==> job 5997: inputs <==
==> flow/design.v <==
module compare_and_exchange(
    input [31:0] i1,
    input [31:0] i2,
    input dir,
    input clk,
    input reset,
    input enable,
    output [31:0] o1,
    output  [31:0] o2
    );
    reg [31:0]r1;
    reg [31:0]r2;
   always @(posedge clk)
   begin
   if(reset==0)
   begin
           if(enable==1)
            begin
                 if(dir==1)
                     begin
                        if (i1<i2)
                            begin
                                 r1 <= i1;
                                 r2 <= i2;
                            end
                        else
                             begin
                                 r1 <= i2;
                                 r2 <= i1;
                             end
                       end
                 else if(dir==0)  
                     begin
                        if (i1>i2)
                            begin
                             r1 <= i1;
                             r2 <= i2;
                            end
                        else
                             begin
                                 r1 <= i2;
                                 r2 <= i1;
                              end
                      end
            end
    else if (reset==1)
    begin
    r1<=32'b0;
    r2<=32'b0;
    end
    end
    end
    assign o2=r2; 
  assign o1=r1;
endmodule
module BM4_CAE(
    input [31:0] i1,
    input [31:0] i2,
    input [31:0] i3,
    input [31:0] i4,
    input dir1,
    input dir2,
    input dir3,
    input clk,
    input reset,
    input enable,
    output [31:0] o1,
    output [31:0] o2,
    output [31:0] o3,
    output [31:0] o4
    );
    wire [31:0]r1,r2,r3,r4,r5,r6,r7,r8,r9,r10,r11,r12,r13,r14;
           compare_and_exchange cae1(i1[31:0],i2[31:0],dir1,clk,reset,enable,r1,r2);
           compare_and_exchange cae2(i3[31:0],i4[31:0],dir1,clk,reset,enable,r3,r4);
           compare_and_exchange cae3(r1[31:0],r4[31:0],dir2,clk,reset,enable,r5,r8);
           compare_and_exchange cae4(r2[31:0],r3[31:0],dir2,clk,reset,enable,r6,r7);
           compare_and_exchange cae5(r5[31:0],r6[31:0],dir3,clk,reset,enable,r11,r13);
           compare_and_exchange cae6(r7[31:0],r8[31:0],dir3,clk,reset,enable,r12,r14); 
           assign o1=r11;
           assign o2=r12;
           assign o3=r13;
           assign o4=r14;
    endmodule
module BM8_CAE(
        input [31:0] i1,
        input [31:0] i2,
        input [31:0] i3,
        input [31:0] i4,
        input [31:0] i5,
        input [31:0] i6,
        input [31:0] i7,
        input [31:0] i8,
        input dir1,
        input dir2,
        input dir3,
        input clk,
        input reset,
        input enable,
        output [31:0] o1,
        output [31:0] o2,
        output [31:0] o3,
        output [31:0] o4,
        output [31:0] o5,
        output [31:0] o6,
        output [31:0] o7,
        output [31:0] o8
        );
      wire [31:0] r1,r2 ,r3,r4,r5,r6,r7,r8,r9,r10,r11,r12,r13,r14,r15,r16,r17,r18,r19,r20,r21,r22,r23,r24;   
         compare_and_exchange cae1(i1[31:0],i8[31:0],dir1,clk,reset,enable,r1,r8);
         compare_and_exchange cae2(i2[31:0],i7[31:0],dir1,clk,reset,enable,r2,r7);
         compare_and_exchange cae3(i3[31:0],i6[31:0],dir1,clk,reset,enable,r3,r6);
         compare_and_exchange cae4(i4[31:0],i5[31:0],dir1,clk,reset,enable,r4,r5);
         compare_and_exchange cae6(r1[31:0],r2[31:0],dir2,clk,reset,enable,r9,r10); 
         compare_and_exchange cae7(r3[31:0],r4[31:0],dir2,clk,reset,enable,r11,r12); 
         compare_and_exchange cae8(r5[31:0],r6[31:0],dir2,clk,reset,enable,r13,r14);
         compare_and_exchange cae9(r7[31:0],r8[31:0],dir2,clk,reset,enable,r15,r16);
         compare_and_exchange cae10(r9[31:0],r11[31:0],dir3,clk,reset,enable,r17,r18); 
         compare_and_exchange cae11(r10[31:0],r12[31:0],dir3,clk,reset,enable,r19,r20);
         compare_and_exchange cae12(r13[31:0],r15[31:0],dir3,clk,reset,enable,r21,r22); 
         compare_and_exchange cae13(r14[31:0],r16[31:0],dir3,clk,reset,enable,r23,r24);  
        assign o1=r17;
        assign o2=r18;
        assign o3=r19;
        assign o4=r20;
        assign o5=r21;
        assign o6=r22;
        assign o7=r23;
        assign o8=r24;
      endmodule
module full_CAE(
input [31:0] i1,
input [31:0] i2,
input [31:0] i3,
input [31:0] i4,
input [31:0] i5,
input [31:0] i6,
input [31:0] i7,
input [31:0] i8,
input dir,
input clk,
input reset,
input enable,
output [31:0] o1,
output [31:0] o2,
output [31:0] o3,
output [31:0] o4,
output [31:0] o5,
output [31:0] o6,
output [31:0] o7,
output [31:0] o8
);
wire [31:0] r1,r2 ,r3,r4,r5,r6,r7,r8,r9,r10,r11,r12,r13,r14,r15,r16,r17,r18,r19,r20,r21,r22,r23,r24;
reg [6:1] dq;
always @(posedge clk)
begin
    if (reset==0 && enable==1)
        dq <= {dq[5:1], dir};
end
compare_and_exchange cae1(i1[31:0],i2[31:0],dir,clk,reset,enable,r1,r2);
compare_and_exchange cae2(i3[31:0],i4[31:0],dir,clk,reset,enable,r3,r4);
compare_and_exchange cae3(i5[31:0],i6[31:0],dir,clk,reset,enable,r5,r6);
compare_and_exchange cae4(i7[31:0],i8[31:0],dir,clk,reset,enable,r7,r8);
BM4_CAE a1(r1,r2,r3,r4,dq[1],dq[2],dq[3],clk,reset,enable,r9,r10,r11,r12);
BM4_CAE a2(r5,r6,r7,r8,dq[1],dq[2],dq[3],clk,reset,enable,r13,r14,r15,r16);
BM8_CAE a3(r9,r10,r11,r12,r13,r14,r15,r16,dq[4],dq[5],dq[6],clk,reset,enable,r17,r18,r19,r20,r21,r22,r23,r24);
assign o1=r17;
assign o2=r18;
assign o3=r19;
assign o4=r20;
assign o5=r21;
assign o6=r22;
assign o7=r23;
assign o8=r24;
endmodule
==> flow/run.sh <==
#!/bin/bash
# the make line also repeats each setting of config.mk as NAME=value (left out here)
make -C /OpenROAD-flow-scripts/flow DESIGN_CONFIG=/design/flow/config.mk WORK_HOME=/design/flow/orfs CLKGATE_MAP_FILE= finish
==> flow/config.mk <==
export PLATFORM = sky130hd
export DESIGN_NAME = full_CAE
export DESIGN_NICKNAME = full_CAE
export VERILOG_FILES = /design/flow/design.v
export SDC_FILE = /design/flow/constraint.sdc
export NUM_CORES = 4
export LEC_CHECK = 0
export CAP_MARGIN = 20
export CORE_MARGIN = 2
export CORE_UTILIZATION = 57
export SETUP_SLACK_MARGIN = 0.66
export SLEW_MARGIN = 20
==> flow/constraint.sdc <==
create_clock -name core_clock -period 2.23 [get_ports {clk}]
set_input_delay 0.4460 -clock core_clock [delete_from_list [all_inputs] [get_ports {clk}]]
set_output_delay 0.4460 -clock core_clock [all_outputs]
set_load 0.01 [all_outputs]
==> job 2546: changes against job 5997 <==
Settings changed: CAP_MARGIN 20 to 15, CELL_PAD_IN_SITES_GLOBAL_PLACEMENT set to 0, CORE_ASPECT_RATIO set to 0.88, CORE_UTILIZATION 57 to 70, CTS_CLUSTER_SIZE set to 36, MAX_ROUTING_LAYER set to met5, PLACE_DENSITY_LB_ADDON set to 0.28, SETUP_SLACK_MARGIN 0.66 to 0.64, SLEW_MARGIN 20 to 5.
==> job 7511: changes against job 5997 <==
Settings changed: CORE_UTILIZATION 57 to 40, CTS_CLUSTER_SIZE set to 77, GPL_ROUTABILITY_DRIVEN set to 1, MAX_ROUTING_LAYER set to met4, MIN_ROUTING_LAYER set to met2, PLACE_DENSITY_LB_ADDON set to 0.06, SETUP_SLACK_MARGIN 0.66 to unset, SLEW_MARGIN 20 to 25, TNS_END_PERCENT set to 55.
==> flow/constraint.sdc (replaced) <==
create_clock -name core_clock -period 3.81 [get_ports {clk}]
set_input_delay 0.7620 -clock core_clock [delete_from_list [all_inputs] [get_ports {clk}]]
set_output_delay 0.7620 -clock core_clock [all_outputs]
set_load 0.01 [all_outputs]
==> job 5132: changes against job 5997 <==
Settings changed: ABC_AREA set to 1, CORE_ASPECT_RATIO set to 0.5, CORE_UTILIZATION 57 to 69, CTS_CLUSTER_DIAMETER set to 400, CTS_CLUSTER_SIZE set to 100, PLACE_DENSITY set to 0.35, SETUP_SLACK_MARGIN 0.66 to unset.
==> flow/constraint.sdc (replaced) <==
create_clock -name core_clock -period 2.27 [get_ports {clk}]
set_input_delay 0.4540 -clock core_clock [delete_from_list [all_inputs] [get_ports {clk}]]
set_output_delay 0.4540 -clock core_clock [all_outputs]
set_load 0.01 [all_outputs]
==> impl_metrics.json <==
{
  "postLayoutSetupSlackWorst_ps": -1340,
  "synth.cell_area_sq_um": 99800,
  "run_status": "finished with violations",
  "setup_violations": 1792,
  "rsz0062_at_grt": "true",
  "wl_met2_microns": 160000,
  "failed_checks": "setup timing"
}
# the run above: job 5997

==> impl_metrics.json <==
{
  "dp_hpwl_microns": 390000,
  "async_reset_ff_share_pct": 0,
  "stop_stage": "global routing",
  "cts_sinks": 1798,
  "floorplan.core_util_pct": 69.7,
  "numPlacedInstances": 24900,
  "ys_warn_count": 2,
  "synth.comb.largest_family": "simple AND/OR/NAND/NOR gates",
  "run_status": "stopped before the end",
  "synth.cell_area_sq_um": 145000
}
# the run above: job 5132

==> impl_metrics.json <==
{
  "run_status": "stopped before the end",
  "stop_stage": "global routing",
  "flow.first_error": "[ERROR GRT-0116] Global routing finished with congestion. Check the congestion regions in the DRC Viewer.",
  "synth.cell_area_sq_um": 99800,
  "place.port_buffers": 515
}
# the run above: job 2546

==> impl_metrics.json <==
{
  "synth.cell_area_sq_um": 99800,
  "setup_violations": 0,
  "internal-power_mw": 39.0,
  "postRouteWirelength_microns": 313000,
  "rsz0062_at_grt": "false",
  "run_status": "no timing/DRC/antenna violations",
  "postLayoutSetupSlackWorst_ps": 92.0,
  "wl_met2_microns": 150000
}
# the run above: job 7511


========
==> 12-12 <==
// full_CAE: RTL as listed in full above, without the edits since
clock: 4.02 ns
lec_check: 0
cap_margin: 20
core_margin: 2
core_utilization: 15
slew_margin: 20
run.sh (not shown) runs the stock make flow with config.mk's settings and CLKGATE_MAP_FILE=.
==> inputs of 07-06, as changes to 12-12 <==
Settings changed: CORE_UTILIZATION 15 to 67, CTS_CLUSTER_SIZE from default to 20.
==> flow/constraint.sdc (replaced) <==
create_clock -name core_clock -period 3.02 [get_ports {clk}]
set_input_delay 0.6040 -clock core_clock [delete_from_list [all_inputs] [get_ports {clk}]]
set_output_delay 0.6040 -clock core_clock [all_outputs]
set_load 0.01 [all_outputs]
==> inputs of 06-05, as changes to 12-12 <==
Settings changed: ABC_AREA from default to 1, CORE_UTILIZATION 15 to 68, CTS_CLUSTER_SIZE from default to 100, TNS_END_PERCENT from default to 10.
==> flow/constraint.sdc (replaced) <==
create_clock -name core_clock -period 2.27 [get_ports {clk}]
set_input_delay 0.4540 -clock core_clock [delete_from_list [all_inputs] [get_ports {clk}]]
set_output_delay 0.4540 -clock core_clock [all_outputs]
set_load 0.01 [all_outputs]
==> results <==
| quantity | 12-12 | 06-05 | 07-06 |
|---|---|---|---|
| Outcome | no timing/DRC/antenna violations | did not finish | did not finish |
| Last stage reached | - | 5_1_grt | 5_1_grt |
| And-or/or-and share of the synthesized area | 6.83% | 1.88% | 6.83% |
| Chip area | 672000 um^2 | 217000 um^2 | 152000 um^2 |
| Place WS | -1120 ps | -690 ps | -1140 ps |
| Xor and xnor area share after synthesis | 0.0176% | 0% | 0.0176% |
| Setup Fix Bufs, Post-CTS | 0 | 39 | 206 |
| Placeable core region | 663000 um^2 | 212000 um^2 | 148000 um^2 |
| Number of clock buffers inserted by TritonCTS | 200 | 189 | 183 |
| Synthesized netlist net count | 8392 | 21911 | 8392 |
| Area fraction in and, or, nand and nor cells after synthesis | 3.68% | 42.8% | 3.68% |
| Detailed placement HPWL | 309 mm | 363 mm | 217 mm |
| Library cells used by synthesis | 64 | 24 | 64 |
| Maximum buffer depth of the clock tree | 4 | 3 | 3 |

========
==> inputs of trial 80 <==
Starts from the design.v that is shown in full above.
make LEC_CHECK=0 CAP_MARGIN=20 CORE_MARGIN=2 CORE_UTILIZATION=45 SLEW_MARGIN=20 finish   # period 4.02 ns
==> build 21: changes against trial 80 <==
--- a/flow/config.mk
+++ b/flow/config.mk
@@ -7,5 +7,6 @@
 export LEC_CHECK = 0
 export CAP_MARGIN = 20
 export CORE_MARGIN = 2
-export CORE_UTILIZATION = 45
+export CORE_UTILIZATION = 58
+export SETUP_SLACK_MARGIN = 0.93
 export SLEW_MARGIN = 20
==> flow/constraint.sdc (replaced) <==
create_clock -name core_clock -period 3.18 [get_ports {clk}]
set_input_delay 0.6360 -clock core_clock [delete_from_list [all_inputs] [get_ports {clk}]]
set_output_delay 0.6360 -clock core_clock [all_outputs]
set_load 0.01 [all_outputs]
==> qor summary <==
Final design instance area without fill: build 21 134000 µm²; trial 80 117000 µm²
Share of cell area taken by multi-input logic gates: build 21 33.7%; trial 80 35.0%
Status: build 21 failed layout checks; trial 80 no timing/DRC/antenna violations
Reasons for failing layout checks: build 21 setup timing; trial 80 -
Worst hold margin: build 21 0.184 ns; trial 80 0.594 ns
Start-to-end type of the worst setup path: build 21 register to register; trial 80 input pin to register
Signal arrival time at the worst endpoint: build 21 4.07 ns; trial 80 4.37 ns
All-Layer GR Usage: build 21 32.1%; trial 80 24.1%
Count of vias placed by the detailed router: build 21 69700; trial 80 61700
Total power: build 21 0.0646 W; trial 80 0.0486 W
Area post-placement: build 21 119000 µm²; trial 80 111000 µm²
Filler cells: build 21 10000; trial 80 18400
Max_slew headroom: build 21 31.5%; trial 80 30.4%
Worst setup endpoint: build 21 a3.cae12.r2[15]$_DFFE_PP_; trial 80 cae3.r2[24]$_DFFE_PP_
Met3 wire length: build 21 16300 µm; trial 80 12500 µm
Number of standard-cell rows in the floorplan: build 21 152; trial 80 172
Routability Congestion: build 21 0.976; trial 80 0.936
Worst Reg2Reg Path Length in Cells: build 21 14; trial 80 9
Total met2 wirelength after detailed routing: build 21 142000 µm; trial 80 120000 µm
Number of iterations in the first detailed-routing pass: build 21 6; trial 80 7
Vias in the first global route: build 21 68600; trial 80 60600
FF-to-FF Start: build 21 a3.cae9.r1[1]$_DFFE_PP_; trial 80 a1.cae1.r1[29]$_DFFE_PP_

========
==> inputs of run a <==
RTL: the design.v shown in full above, as it stands there.
Settings: LEC_CHECK=0, CAP_MARGIN=20, CORE_MARGIN=2, CORE_UTILIZATION=64, SLEW_MARGIN=20; clock period 2.23 ns.
==> inputs of run b, as changes to run a <==
--- a/flow/config.mk
+++ b/flow/config.mk
@@ -9,3 +9,5 @@
 export CORE_MARGIN = 2
-export CORE_UTILIZATION = 64
+export CORE_UTILIZATION = 70
+export CTS_CLUSTER_SIZE = 45
+export SETUP_SLACK_MARGIN = 0.56
 export SLEW_MARGIN = 20
==> flow/constraint.sdc (replaced) <==
create_clock -name core_clock -period 3.75 [get_ports {clk}]
set_input_delay 0.7500 -clock core_clock [delete_from_list [all_inputs] [get_ports {clk}]]
set_output_delay 0.7500 -clock core_clock [all_outputs]
set_load 0.01 [all_outputs]
==> inputs of run c, as changes to run a <==
--- a/flow/config.mk
+++ b/flow/config.mk
@@ -9,3 +9,4 @@
 export CORE_MARGIN = 2
-export CORE_UTILIZATION = 64
+export CORE_UTILIZATION = 56
+export SETUP_SLACK_MARGIN = 0.56
 export SLEW_MARGIN = 20
==> qor summary <==
| metric | run b | run c | run a |
|---|---|---|---|
| Non-clock inverter instance count of the final layout | 908 | 908 | - |
| Post-route insts no fill | 10761 | 12909 | - |
| Combinational gate area | 46000 µm² | 46000 µm² | - |
| Clock buffer count from CTS | 178 | 187 | 186 |
| Critical path class | flip-flop to flip-flop | flip-flop to flip-flop | - |
| Flip-flop and latch share of the layout cell area | 42.0% | 38.0% | - |
| Period utilization | 100% | 156% | - |
| Part of the power in combinational logic | 21.5% | 22.4% | - |
| Power in combinational cells | 12.0 mW | 21.3 mW | - |
| Total power divided by cell area | 432 nW/µm² | 670 nW/µm² | - |
| Remaining routing DRC violations | 0 | 0 | - |
| Bufs and invs on worst path | 3 | 7 | - |
| Area Overhead vs Synth | 28.9% | 42.3% | - |
| Setup slack at placement | -0.527 ns | -1.94 ns | -1.87 ns |
| Critical Path AT | 4.34 ns | 4.07 ns | - |
| Run status | complete, but fails checks | complete, but fails checks | did not finish |
| Stage where the flow stopped | - | - | global routing (5_1_grt) |
| Violated checks | negative setup slack | negative setup slack | - |
| Worst rel slew slack | 24.4% | 32.5% | - |
| Switching power | 15.4 mW | 24.2 mW | - |
| Critical Path Sink Type | flip-flop | flip-flop | - |
| Cells resized by post-CTS repair | 332 | 331 | 715 |
| NonClk Buf Share | 13.2% | 20.7% | - |
| Worst Hold Endpoint | cae4.r2[1] | cae3.r1[21] | - |
| Clock transition time at the flip-flop clock pins of the worst setup and hold paths | 0.07 ns | 0.06 ns | - |
| Clock latency on the worst-skew pair | 0.88 ns | 0.86 ns | - |
| Worst VDD drop | 0.561 mV | 0.793 mV | - |
| Total clock network power | 18.5 mW | 32.4 mW | - |
Power and IR drop assume default switching activity.
